v6:
==> flow/design.v <==
module unsigned_nonrestoring #(
    parameter int WIDTH = 32
) (
    input logic go,
    input logic[WIDTH-1:0] divisor,
    input logic[WIDTH-1:0] dividend,
    input logic clk, rst,
    output logic done,
    output logic[WIDTH-1:0] quotient,
    output logic[WIDTH-1:0] remainder,
    output logic divide_by_zero
);
typedef enum logic [1:0] {
    WAIT,
    COMPUTE,
    DONE
} state_t;
state_t next_state, state_R;
logic[WIDTH-1:0] Q_R, next_Q, quotient_R, next_quotient, remainder_R, next_remainder;
logic[WIDTH:0] A_R, next_A, B_R, next_B, B_twos_comp_R, next_B_twos_comp;
logic[$clog2(WIDTH):0] Count_R, next_Count;
logic done_R, next_done;
logic divide_by_zero_R, next_divide_by_zero;
assign done = done_R;
assign divide_by_zero = divide_by_zero_R;
assign quotient = quotient_R;
assign remainder = remainder_R;
always_ff @(posedge clk or posedge rst) begin
    if(rst) begin
        state_R <= WAIT;
        Q_R <= '0;
        A_R <= '0;
        B_R <= '0;
        B_twos_comp_R <= '0;
        Count_R <= '0;
        quotient_R <= '0;
        remainder_R <= '0;
        done_R <= 1'b0;
        divide_by_zero_R <= 1'b0;
    end
    else begin
        state_R <= next_state;
        Q_R <= next_Q;
        A_R <= next_A;
        B_R <= next_B;
        B_twos_comp_R <= next_B_twos_comp;
        Count_R <= next_Count;
        quotient_R <= next_quotient;
        remainder_R <= next_remainder;
        done_R <= next_done;
        divide_by_zero_R <= next_divide_by_zero;
    end
end 
logic[WIDTH:0] A_temp;
always_comb begin
    logic[WIDTH:0] one;
    one = 1;
    A_temp = '0;
    next_Q = Q_R;
    next_A = A_R;
    next_B = B_R;
    next_B_twos_comp = B_twos_comp_R;
    next_Count = Count_R;
    next_remainder = remainder_R;
    next_quotient = quotient_R;
    next_state = state_R;
    next_divide_by_zero = divide_by_zero_R;
    next_done = done_R;
    case(state_R)
        WAIT: begin
            if (go) begin
                if(divisor == 0) begin
                    next_state = DONE;
                    next_done = 1'b1;
                    next_divide_by_zero = 1'b1;
                end
                else begin
                    next_A = '0;
                    next_B = {1'b0,divisor};
                    next_B_twos_comp = ~next_B + one;
                    next_Q = dividend;
                    next_Count = WIDTH;
                    next_state = COMPUTE;
                end
            end
        end
        COMPUTE: begin
            if(A_R[WIDTH]) begin
                A_temp = {A_R[WIDTH-1:0], Q_R[WIDTH-1]};
                next_A = A_temp + B_R;
            end else begin
                A_temp = {A_R[WIDTH-1:0], Q_R[WIDTH-1]};
                next_A = A_temp + B_twos_comp_R;
            end
            next_Q = {Q_R[WIDTH-2:0],~next_A[WIDTH]};
            next_Count = Count_R - 1;
            if(next_Count == 0) begin 
                next_state = DONE;
                if(next_A[WIDTH]) next_remainder = next_A[WIDTH-1:0] + B_R;
                else next_remainder = next_A[WIDTH-1:0];
                next_quotient = next_Q[WIDTH-1:0];
                next_done = 1;
            end
        end
        DONE: begin
            next_done = 0;
            next_divide_by_zero = 1'b0;
            next_state = WAIT;
        end
    endcase
end
endmodule
clock: 4.04 ns
lec_check: 0
cap_margin: 0
cell_pad_in_sites_detail_placement: 2
core_aspect_ratio: 0.57
core_margin: 7
core_utilization: 43
cts_cluster_size: 72
gpl_routability_driven: 1
max_routing_layer: met5
min_routing_layer: met1
place_density_lb_addon: 0.05
slew_margin: 40
tns_end_percent: 70
run.sh (not shown) runs the stock make flow with config.mk's settings and CLKGATE_MAP_FILE=.
v6 failed in detailed placement with DPL-0033.
## Diff of input files: v7 against v6
- GPL_ROUTABILITY_DRIVEN: 1 -> unset
- MAX_ROUTING_LAYER: met5 -> unset
- CAP_MARGIN: 0 -> 20
- SLEW_MARGIN: 40 -> 20
- CORE_UTILIZATION: 43 -> 52
- TNS_END_PERCENT: 70 -> unset
- PLACE_DENSITY_LB_ADDON: 0.05 -> unset
- MIN_ROUTING_LAYER: met1 -> unset
- CORE_ASPECT_RATIO: 0.57 -> unset
- CORE_MARGIN: 7 -> 2
- CELL_PAD_IN_SITES_DETAIL_PLACEMENT: 2 -> unset
- CTS_CLUSTER_SIZE: 72 -> unset
- the clock period (ns, I/O delays scaled along): 4.04 -> 6.33
## What came out
- From v6 to v7, quantity of I/O buffers inserted on ports did not move at all.
- Re simple-gate share of the synthesized area: no difference whatsoever between v7 and v6.
- Diff v6 -> v7: chip width dropped about 34%; number of rows in the core area climbed about 22%; die size dropped 26%.
- Across v6 and v7, a clean result was obtained everywhere but in v6.
- v6: it failed with a tool error in detailed placement, so there are no final results.

---

RTL: the design.v shown in full above, as it stands there.
==> flow/config.mk <==
export PLATFORM = sky130hd
export DESIGN_NAME = unsigned_nonrestoring
export DESIGN_NICKNAME = unsigned_nonrestoring
export VERILOG_FILES = /design/flow/design.v
export SDC_FILE = /design/flow/constraint.sdc
export NUM_CORES = 4
export LEC_CHECK = 0
export CAP_MARGIN = 20
export CELL_PAD_IN_SITES_DETAIL_PLACEMENT = 1
export CELL_PAD_IN_SITES_GLOBAL_PLACEMENT = 0
export CORE_ASPECT_RATIO = 0.67
export CORE_MARGIN = 8
export CORE_UTILIZATION = 28
export CTS_CLUSTER_DIAMETER = 59
export PLACE_DENSITY_LB_ADDON = 0.04
export SLEW_MARGIN = 20
export TNS_END_PERCENT = 45
==> flow/constraint.sdc <==
create_clock -name core_clock -period 9.0 [get_ports {clk}]
set_input_delay 1.8000 -clock core_clock [delete_from_list [all_inputs] [get_ports {clk}]]
set_output_delay 1.8000 -clock core_clock [all_outputs]
set_load 0.01 [all_outputs]
Next try:
Settings changed: CELL_PAD_IN_SITES_DETAIL_PLACEMENT 1 to default, CELL_PAD_IN_SITES_GLOBAL_PLACEMENT 0 to default, CORE_ASPECT_RATIO 0.67 to default, CORE_MARGIN 8 to 2, CORE_UTILIZATION 28 to 66, CTS_CLUSTER_DIAMETER 59 to default, CTS_CLUSTER_SIZE from default to 40, PLACE_DENSITY_LB_ADDON 0.04 to default, TNS_END_PERCENT 45 to default.
Clock period 9.0 ns to 4.65 ns, I/O delays scaled along.
Result: With this change the flow completed, yet does not pass: setup timing. Worst setup slack is worse by 3.7 ns. Final cell count falls by 6.2%. Synthesized cell count stays the same. Clock skew is about the same. Via count climbs by about 45%. Worst hold slack improved by 0.016 ns. Global-route usage came out higher by 31 points. Design area rises by about 15%. Core utilization went up by 60 points.

---

Starts from the design.v that is shown in full above.
Settings: LEC_CHECK=0, CAP_MARGIN=35, CORE_MARGIN=2, CORE_UTILIZATION=68, SLEW_MARGIN=20; clock period 5.18 ns.
The first run completed, yet does not pass: setup timing.
==> next run, changes <==
- CAP_MARGIN: 35 -> 20
- CORE_UTILIZATION: 68 -> 40
- clock period: 5.18 -> 6.33 ns (I/O delays scaled with it)
Effect: The new run finished clean. Utilization fell by 41 points. Worst setup slack gains 0.54 ns. Area after synthesis is unchanged. Hold slack gets better by 0.0054 ns. Global-route usage fell by 17 points. Design area falls by 7.4%. Via count decreases by 13%. Critical path depth shrinks by 2. Wire length went down by 13%.
==> next run, changes <==
- ABC_AREA: unset -> 1
- CORE_UTILIZATION: 40 -> 72
- PLACE_DENSITY_LB_ADDON: unset -> 0.25
- SETUP_SLACK_MARGIN: unset -> 1.15
- clock period: 6.33 -> 4.61 ns (I/O delays scaled with it)
What happened: The changed run never finished: it broke off in global routing (GRT-0232). Synthesized area increases by about 9%. Die area decreases by 39%. Synthesized cell count increases by 52%.
==> next run, changes <==
- ABC_AREA: 1 -> unset
- CORE_UTILIZATION: 72 -> 40
- PLACE_DENSITY_LB_ADDON: 0.25 -> unset
- SETUP_SLACK_MARGIN: 1.15 -> unset
- clock period: 4.61 -> 6.0 ns (I/O delays scaled with it)
After rerunning:
- The changed run finished clean
- synthesized cell count is lower by a quarter to a third
- die size climbs by well over a third
- area after synthesis goes down by a little under a tenth
==> next run, changes <==
- CORE_UTILIZATION: 40 -> 67
- CTS_CLUSTER_DIAMETER: unset -> 353
- CTS_CLUSTER_SIZE: unset -> 95
- TNS_END_PERCENT: unset -> 10
- clock period: 6.0 -> 4.21 ns (I/O delays scaled with it)
After rerunning: Now the flow aborted during global routing. Synthesized cell count stays the same. Die size came out lower by 40%. Synthesized area is unchanged.
==> next run, changes <==
- ABC_AREA: unset -> 1
- CORE_UTILIZATION: 67 -> 72
- CTS_CLUSTER_DIAMETER: 353 -> unset
- CTS_CLUSTER_SIZE: 95 -> 70
- PLACE_DENSITY: unset -> 0.79
- TNS_END_PERCENT: 10 -> unset
- clock period: 4.21 -> 4.63 ns (I/O delays scaled with it)
After rerunning:
- This time the run produced a clean layout
- die size grows by 1.2%
- synthesized area grows by 8.8%
- synthesized cell count grows by 52%

---

RTL: the design.v shown in full above, as it stands there.
export LEC_CHECK = 0
export CAP_MARGIN = 35
export CORE_MARGIN = 2
export CORE_UTILIZATION = 71
export CTS_CLUSTER_SIZE = 44
export PLACE_DENSITY = 0.67
export SLEW_MARGIN = 20
create_clock -name core_clock -period 5.18 [get_ports {clk}]
The starting point failed in global routing on GRT-0232.
Change:
Settings changed: CAP_MARGIN 35 to 20, CORE_UTILIZATION 71 to 68, CTS_CLUSTER_SIZE 44 to 36, PLACE_DENSITY 0.67 to default.
Clock period 5.18 ns to 5.12 ns, I/O delays scaled along.
With this change the flow completed, yet does not pass: negative setup slack.
Synthesized cell count does not change.
Die size is higher by 4.3%.
Area after synthesis is unchanged.
Change:
Settings changed: ABC_AREA from default to 1, CTS_CLUSTER_DIAMETER from default to 379, PLACE_DENSITY from default to 0.78.
Clock period 5.12 ns to 3.15 ns, I/O delays scaled along.
Effect: The new run stopped in global routing with GRT-0116; synthesized area goes up by a little under a tenth; die area climbs by a little under a tenth; synthesized cell count rises by well over a third.
Change:
Settings changed: ABC_AREA 1 to default, CORE_UTILIZATION 68 to 40, CTS_CLUSTER_DIAMETER 379 to default, CTS_CLUSTER_SIZE 36 to default, PLACE_DENSITY 0.78 to default.
Clock period 3.15 ns to 5.67 ns, I/O delays scaled along.
Outcome: The changed run completed with no timing, DRC or antenna violations. Die size rises by 54%. Synthesized area falls by 8.1%. Synthesized cell count falls by 34%.
Change:
Settings changed: CORE_UTILIZATION 40 to 70, CTS_CLUSTER_SIZE from default to 40, HOLD_SLACK_MARGIN from default to -0.09.
Clock period 5.67 ns to 3.3 ns, I/O delays scaled along.
Outcome: Now the flow died in clock tree synthesis; die size fell by well over a third; synthesized cell count does not change; area after synthesis is unchanged.
